==> branch tundra: inputs <==
==> flow/design.v <==
`timescale 1ns / 1ps
module ControlUnit (
    input  logic        clk,
    input  logic        reset,
    input  logic [31:0] instrCode,
    output logic        regFileWe,
    output logic [ 3:0] aluControl,
    output logic        aluSrcMuxSel,
    output logic        dataWe,
    output logic [ 2:0] RFWDSrcMuxSel,
    output logic        branch,
    output logic        jal,
    output logic        jalr,
    output logic        PCEn,
    output logic        transfer,
    input  logic        ready
);
    wire [6:0] opcode = instrCode[6:0];
    wire [3:0] operators = {
        instrCode[30], instrCode[14:12]
    };   
    logic [10:0] signals;
    assign {PCEn, regFileWe, aluSrcMuxSel, dataWe, RFWDSrcMuxSel, branch, jal, jalr,transfer} = signals;
    typedef enum {
        FETCH,
        DECODE,
        R_EXE,
        I_EXE,
        B_EXE,
        LU_EXE,
        AU_EXE,
        J_EXE,
        JL_EXE,
        S_EXE,
        S_MEM,
        L_EXE,
        L_MEM,
        L_WB
    } state_e;
    state_e state, state_next;
    always_ff @(posedge clk, posedge reset) begin
        if (reset) state <= FETCH;
        else state <= state_next;
    end
    always_comb begin
        state_next = state;
        case (state)
            FETCH:  state_next = DECODE;
            DECODE: begin
                case (opcode)
                    7'b0110011:  state_next = R_EXE;
                    7'b0100011:  state_next = S_EXE;
                    7'b0000011:  state_next = L_EXE;
                    7'b0010011:  state_next = I_EXE;
                    7'b1100011:  state_next = B_EXE;
                    7'b0110111: state_next = LU_EXE;
                    7'b0010111: state_next = AU_EXE;
                    7'b1101111:  state_next = J_EXE;
                    7'b1100111: state_next = JL_EXE;
                endcase
            end
            R_EXE:  state_next = FETCH;
            S_EXE:  state_next = S_MEM;
            S_MEM:  if (ready) state_next = FETCH;
            L_EXE:  state_next = L_MEM;
            L_MEM:  if (ready) state_next = L_WB;
            L_WB:   state_next = FETCH;
            I_EXE:  state_next = FETCH;
            B_EXE:  state_next = FETCH;
            LU_EXE: state_next = FETCH;
            AU_EXE: state_next = FETCH;
            J_EXE:  state_next = FETCH;
            JL_EXE: state_next = FETCH;
        endcase
    end
    always_comb begin
        signals = 11'b0_0_0_0_000_0_0_0_0;
        aluControl = operators;
        case (state)
            FETCH:  signals = 11'b1_0_0_0_000_0_0_0_0;
            DECODE: signals = 11'b0_0_0_0_000_0_0_0_0;
            R_EXE:  signals = 11'b0_1_0_0_000_0_0_0_0;
            S_EXE: begin
                signals    = 11'b0_0_1_0_000_0_0_0_0;
                aluControl = 4'b0000;
            end
            S_MEM:  signals = 11'b0_0_1_1_000_0_0_0_1;
            L_EXE: begin
                signals = 11'b0_0_1_0_001_0_0_0_0;
                aluControl = 4'b0000;
            end
            L_MEM:  signals = 11'b0_0_1_0_001_0_0_0_1;
            L_WB:   signals = 11'b0_1_1_0_001_0_0_0_0;
            I_EXE: begin
                signals = 11'b0_1_1_0_000_0_0_0_0;
                if (operators == 4'b1101)
                    aluControl = operators;   
                else aluControl = {1'b0, operators[2:0]};   
            end
            B_EXE:  signals = 11'b0_0_0_0_000_1_0_0_0;
            LU_EXE: signals = 11'b0_1_0_0_010_0_0_0_0;
            AU_EXE: signals = 11'b0_1_0_0_011_0_0_0_0;
            J_EXE:  signals = 11'b0_1_0_0_100_0_1_0_0;
            JL_EXE: begin
                signals    = 11'b0_1_0_0_100_0_1_1_0;
                aluControl = 4'b0000;
            end
        endcase
    end
endmodule
`timescale 1ns / 1ps
module DataPath (
    input  logic        clk,
    input  logic        reset,
    input  logic        regFileWe,
    input  logic [ 3:0] aluControl,
    input  logic        aluSrcMuxSel,
    input  logic [ 2:0] RFWDSrcMuxSel,
    input  logic        branch,
    input  logic        jal,
    input  logic        jalr,
    input  logic        PCEn,
    output logic [31:0] instrMemAddr,
    input  logic [31:0] instrCode,
    output logic [31:0] dataAddr,
    output logic [31:0] dataWData,
    input  logic [31:0] dataRData
);
    logic [31:0] aluResult, RFData1, RFData2;
    logic [31:0] PCSrcData, PCOutData, PC_Imm_Adder_SrcMuxOut;
    logic [31:0] immExt, aluSrcMuxOut, RFWDSrcMuxOut;
    logic btaken, PCSrcMuxSel;
    logic [31:0] PC_Imm_AdderResult, PC_4_AdderResult, PCSrcMuxOut;
    logic [31:0] DecReg_RFData1, DecReg_RFData2, DecReg_immExt;
    logic [31:0] ExeReg_aluResult, ExeReg_RFData2, ExeReg_PCSrcMuxOut, MemAccReg_dataRData;
    assign instrMemAddr = PCOutData;
    assign dataAddr     = ExeReg_aluResult;
    assign dataWData    = ExeReg_RFData2;
    assign PCSrcMuxSel  = jal | (btaken & branch);
    RegisterFile U_RegFile (
        .clk(clk),
        .we(regFileWe),
        .RAddr1(instrCode[19:15]),
        .RAddr2(instrCode[24:20]),
        .WAddr(instrCode[11:7]),
        .WData(RFWDSrcMuxOut),
        .RData1(RFData1),
        .RData2(RFData2)
    );
    register U_DecReg_RFRD1 (
        .clk  (clk),
        .reset(reset),
        .d    (RFData1),
        .q    (DecReg_RFData1)
    );
    register U_DecReg_RFRD2 (
        .clk  (clk),
        .reset(reset),
        .d    (RFData2),
        .q    (DecReg_RFData2)
    );
    register U_ExeReg_RFRD2 (
        .clk  (clk),
        .reset(reset),
        .d    (DecReg_RFData2),
        .q    (ExeReg_RFData2)
    );
    mux_2x1 U_ALUSrcMux (
        .sel(aluSrcMuxSel),
        .x0 (DecReg_RFData2),
        .x1 (DecReg_immExt),
        .y  (aluSrcMuxOut)
    );
    register U_MemAccReg_dataRData (
        .clk  (clk),
        .reset(reset),
        .d    (dataRData),
        .q    (MemAccReg_dataRData)
    );
    mux_5x1 U_RFWDSrcMux (
        .sel(RFWDSrcMuxSel),
        .x0 (aluResult),
        .x1 (MemAccReg_dataRData),
        .x2 (DecReg_immExt),
        .x3 (PC_Imm_AdderResult),
        .x4 (PC_4_AdderResult),
        .y  (RFWDSrcMuxOut)
    );
    alu U_ALU (
        .aluControl(aluControl),
        .a(DecReg_RFData1),
        .b(aluSrcMuxOut),
        .btaken(btaken),
        .result(aluResult)
    );
    register U_ExeReg_ALU (
        .clk  (clk),
        .reset(reset),
        .d    (aluResult),
        .q    (ExeReg_aluResult)
    );
    extend U_ImmExtend (
        .instrCode(instrCode),
        .immExt(immExt)
    );
    register U_DecReg_ImmExtend (
        .clk  (clk),
        .reset(reset),
        .d    (immExt),
        .q    (DecReg_immExt)
    );
    mux_2x1 U_PC_Imm_Adder_SrcMux (
        .sel(jalr),
        .x0 (PCOutData),
        .x1 (RFData1),
        .y  (PC_Imm_Adder_SrcMuxOut)
    );
    adder U_PC_Imm_Adder (
        .a(DecReg_immExt),
        .b(PC_Imm_Adder_SrcMuxOut),
        .y(PC_Imm_AdderResult)
    );
    adder U_PC_4_Adder (
        .a(32'd4),
        .b(PCOutData),
        .y(PC_4_AdderResult)
    );
    mux_2x1 U_PCSrcMux (
        .sel(PCSrcMuxSel),
        .x0 (PC_4_AdderResult),
        .x1 (PC_Imm_AdderResult),
        .y  (PCSrcMuxOut)
    );
    register U_ExeReg_PCSrcMux (
        .clk  (clk),
        .reset(reset),
        .d    (PCSrcMuxOut),
        .q    (ExeReg_PCSrcMuxOut)
    );
    registerEn U_PC (
        .clk  (clk),
        .reset(reset),
        .en   (PCEn),
        .d    (ExeReg_PCSrcMuxOut),
        .q    (PCOutData)
    );
endmodule
module alu (
    input  logic [ 3:0] aluControl,
    input  logic [31:0] a,
    input  logic [31:0] b,
    output logic        btaken,
    output logic [31:0] result
);
    always_comb begin
        case (aluControl)
            4'b0000:    result = a + b;
            4'b1000:    result = a - b;
            4'b0001:    result = a << b;
            4'b0101:    result = a >> b;
            4'b1101:    result = $signed(a) >>> b[4:0];
            4'b0010:    result = ($signed(a) < $signed(b)) ? 1 : 0;
            4'b0011:   result = (a < b) ? 1 : 0;
            4'b0100:    result = a ^ b;
            4'b0110:     result = a | b;
            4'b0111:    result = a & b;
            default: result = 32'b0;
        endcase
    end
    always_comb begin : branch_processor
        btaken = 1'b0;
        case (aluControl[2:0])
            3'b000:    btaken = (a == b);
            3'b001:    btaken = (a != b);
            3'b100:    btaken = ($signed(a) < $signed(b));
            3'b101:    btaken = ($signed(a) >= $signed(b));
            3'b110:   btaken = (a < b);
            3'b111:   btaken = (a >= b);
            default: btaken = 1'b0;
        endcase
    end
endmodule
module register (
    input  logic        clk,
    input  logic        reset,
    input  logic [31:0] d,
    output logic [31:0] q
);
    always_ff @(posedge clk, posedge reset) begin
        if (reset) q <= 0;
        else q <= d;
    end
endmodule
module registerEn (
    input  logic        clk,
    input  logic        reset,
    input  logic        en,
    input  logic [31:0] d,
    output logic [31:0] q
);
    always_ff @(posedge clk, posedge reset) begin
        if (reset) q <= 0;
        else begin
            if (en) q <= d;
        end
    end
endmodule
module adder (
    input  logic [31:0] a,
    input  logic [31:0] b,
    output logic [31:0] y
);
    assign y = a + b;
endmodule
module RegisterFile (
    input  logic        clk,
    input  logic        we,
    input  logic [ 4:0] RAddr1,
    input  logic [ 4:0] RAddr2,
    input  logic [ 4:0] WAddr,
    input  logic [31:0] WData,
    output logic [31:0] RData1,
    output logic [31:0] RData2
);
    logic [31:0] RegFile[0:2**5-1];
    always_ff @(posedge clk) begin
        if (we) RegFile[WAddr] <= WData;
    end
    assign RData1 = (RAddr1 != 0) ? RegFile[RAddr1] : 32'b0;
    assign RData2 = (RAddr2 != 0) ? RegFile[RAddr2] : 32'b0;
endmodule
module mux_2x1 (
    input  logic        sel,
    input  logic [31:0] x0,
    input  logic [31:0] x1,
    output logic [31:0] y
);
    always_comb begin
        case (sel)
            1'b0:    y = x0;
            1'b1:    y = x1;
            default: y = 32'b0;
        endcase
    end
endmodule
module mux_5x1 (
    input  logic [ 2:0] sel,
    input  logic [31:0] x0,
    input  logic [31:0] x1,
    input  logic [31:0] x2,
    input  logic [31:0] x3,
    input  logic [31:0] x4,
    output logic [31:0] y
);
    always_comb begin
        y = 32'b0;
        case (sel)
            3'd0: y = x0;
            3'd1: y = x1;
            3'd2: y = x2;
            3'd3: y = x3;
            3'd4: y = x4;
        endcase
    end
endmodule
module extend (
    input  logic [31:0] instrCode,
    output logic [31:0] immExt
);
    wire [6:0] opcode = instrCode[6:0];
    wire [2:0] func3 = instrCode[14:12];
    always_comb begin
        immExt = 32'b0;
        case (opcode)
            7'b0110011: immExt = 32'b0;
            7'b0000011: immExt = {{20{instrCode[31]}}, instrCode[31:20]};
            7'b0100011:
            immExt = {{20{instrCode[31]}}, instrCode[31:25], instrCode[11:7]};
            7'b0010011: begin
                case (func3)
                    3'b001:  immExt = {27'b0, instrCode[24:20]};
                    3'b101:  immExt = {27'b0, instrCode[24:20]};
                    3'b011:  immExt = {20'b0, instrCode[31:20]};
                    default: immExt = {{20{instrCode[31]}}, instrCode[31:20]};
                endcase
            end
            7'b1100011:
            immExt = {
                {20{instrCode[31]}},
                instrCode[7],
                instrCode[30:25],
                instrCode[11:8],
                1'b0
            };
            7'b0110111: immExt = {instrCode[31:12], 12'b0};
            7'b0010111: immExt = {instrCode[31:12], 12'b0};
            7'b1101111:
            immExt = {
                {12{instrCode[31]}},
                instrCode[19:12],
                instrCode[20],
                instrCode[30:21],
                1'b0
            };
            7'b1100111: immExt = {{20{instrCode[31]}}, instrCode[31:20]};
            default: immExt = 32'b0;
        endcase
    end
endmodule
`timescale 1ns / 1ps
module RV32I_Core (
    input  logic        clk,
    input  logic        reset,
    input  logic [31:0] instrCode,
    output logic [31:0] instrMemAddr,
    output logic        dataWe,
    output logic [31:0] dataAddr,
    output logic [31:0] dataWData,
    input  logic [31:0] dataRData,
    output logic        transfer,
    input  logic        ready
);
    logic        regFileWe;
    logic [ 3:0] aluControl;
    logic        aluSrcMuxSel;
    logic [ 2:0] RFWDSrcMuxSel;
    logic        branch;
    logic        jal;
    logic        jalr;
    logic        PCEn;
    ControlUnit U_ControlUnit (.*);
    DataPath U_DataPath (.*);
endmodule
==> flow/run.sh <==
#!/bin/bash
# the make line also repeats each setting of config.mk as NAME=value (left out here)
make -C /OpenROAD-flow-scripts/flow DESIGN_CONFIG=/design/flow/config.mk WORK_HOME=/design/flow/orfs CLKGATE_MAP_FILE= finish
==> flow/config.mk <==
export PLATFORM = sky130hd
export DESIGN_NAME = RV32I_Core
export DESIGN_NICKNAME = RV32I_Core
export VERILOG_FILES = /design/flow/design.v
export SDC_FILE = /design/flow/constraint.sdc
export NUM_CORES = 4
export LEC_CHECK = 0
export CAP_MARGIN = 40
export CELL_PAD_IN_SITES_DETAIL_PLACEMENT = 2
export CELL_PAD_IN_SITES_GLOBAL_PLACEMENT = 3
export CORE_MARGIN = 2
export CORE_UTILIZATION = 71
export CTS_CLUSTER_DIAMETER = 80
export CTS_CLUSTER_SIZE = 66
export GPL_TIMING_DRIVEN = 0
export HOLD_SLACK_MARGIN = 0.14
export MAX_ROUTING_LAYER = met4
export MIN_ROUTING_LAYER = met2
export SETUP_SLACK_MARGIN = 1.8
export SLEW_MARGIN = 20
==> flow/constraint.sdc <==
create_clock -name core_clock -period 8.0 [get_ports {clk}]
set_input_delay 1.6000 -clock core_clock [delete_from_list [all_inputs] [get_ports {clk}]]
set_output_delay 1.6000 -clock core_clock [all_outputs]
set_load 0.01 [all_outputs]
==> branch lagoon: changes against branch tundra <==
- CAP_MARGIN: 40 -> 20
- CELL_PAD_IN_SITES_DETAIL_PLACEMENT: 2 -> not set
- CELL_PAD_IN_SITES_GLOBAL_PLACEMENT: 3 -> not set
- CORE_UTILIZATION: 71 -> 57
- CTS_CLUSTER_DIAMETER: 80 -> not set
- CTS_CLUSTER_SIZE: 66 -> not set
- GPL_TIMING_DRIVEN: 0 -> not set
- HOLD_SLACK_MARGIN: 0.14 -> not set
- MAX_ROUTING_LAYER: met4 -> not set
- MIN_ROUTING_LAYER: met2 -> not set
- SETUP_SLACK_MARGIN: 1.8 -> 1.12
==> flow/constraint.sdc (replaced) <==
create_clock -name core_clock -period 4.07 [get_ports {clk}]
set_input_delay 0.8140 -clock core_clock [delete_from_list [all_inputs] [get_ports {clk}]]
set_output_delay 0.8140 -clock core_clock [all_outputs]
set_load 0.01 [all_outputs]
==> results <==
Branch lagoon finished but fails on negative setup slack. Branch tundra stopped in global placement without I/O, error GPL-0301. In branch tundra the die area is smaller than in branch lagoon, by about 20%. In synthesized cell count, branch tundra and branch lagoon do not differ. Area after synthesis is the same in branch tundra and branch lagoon.
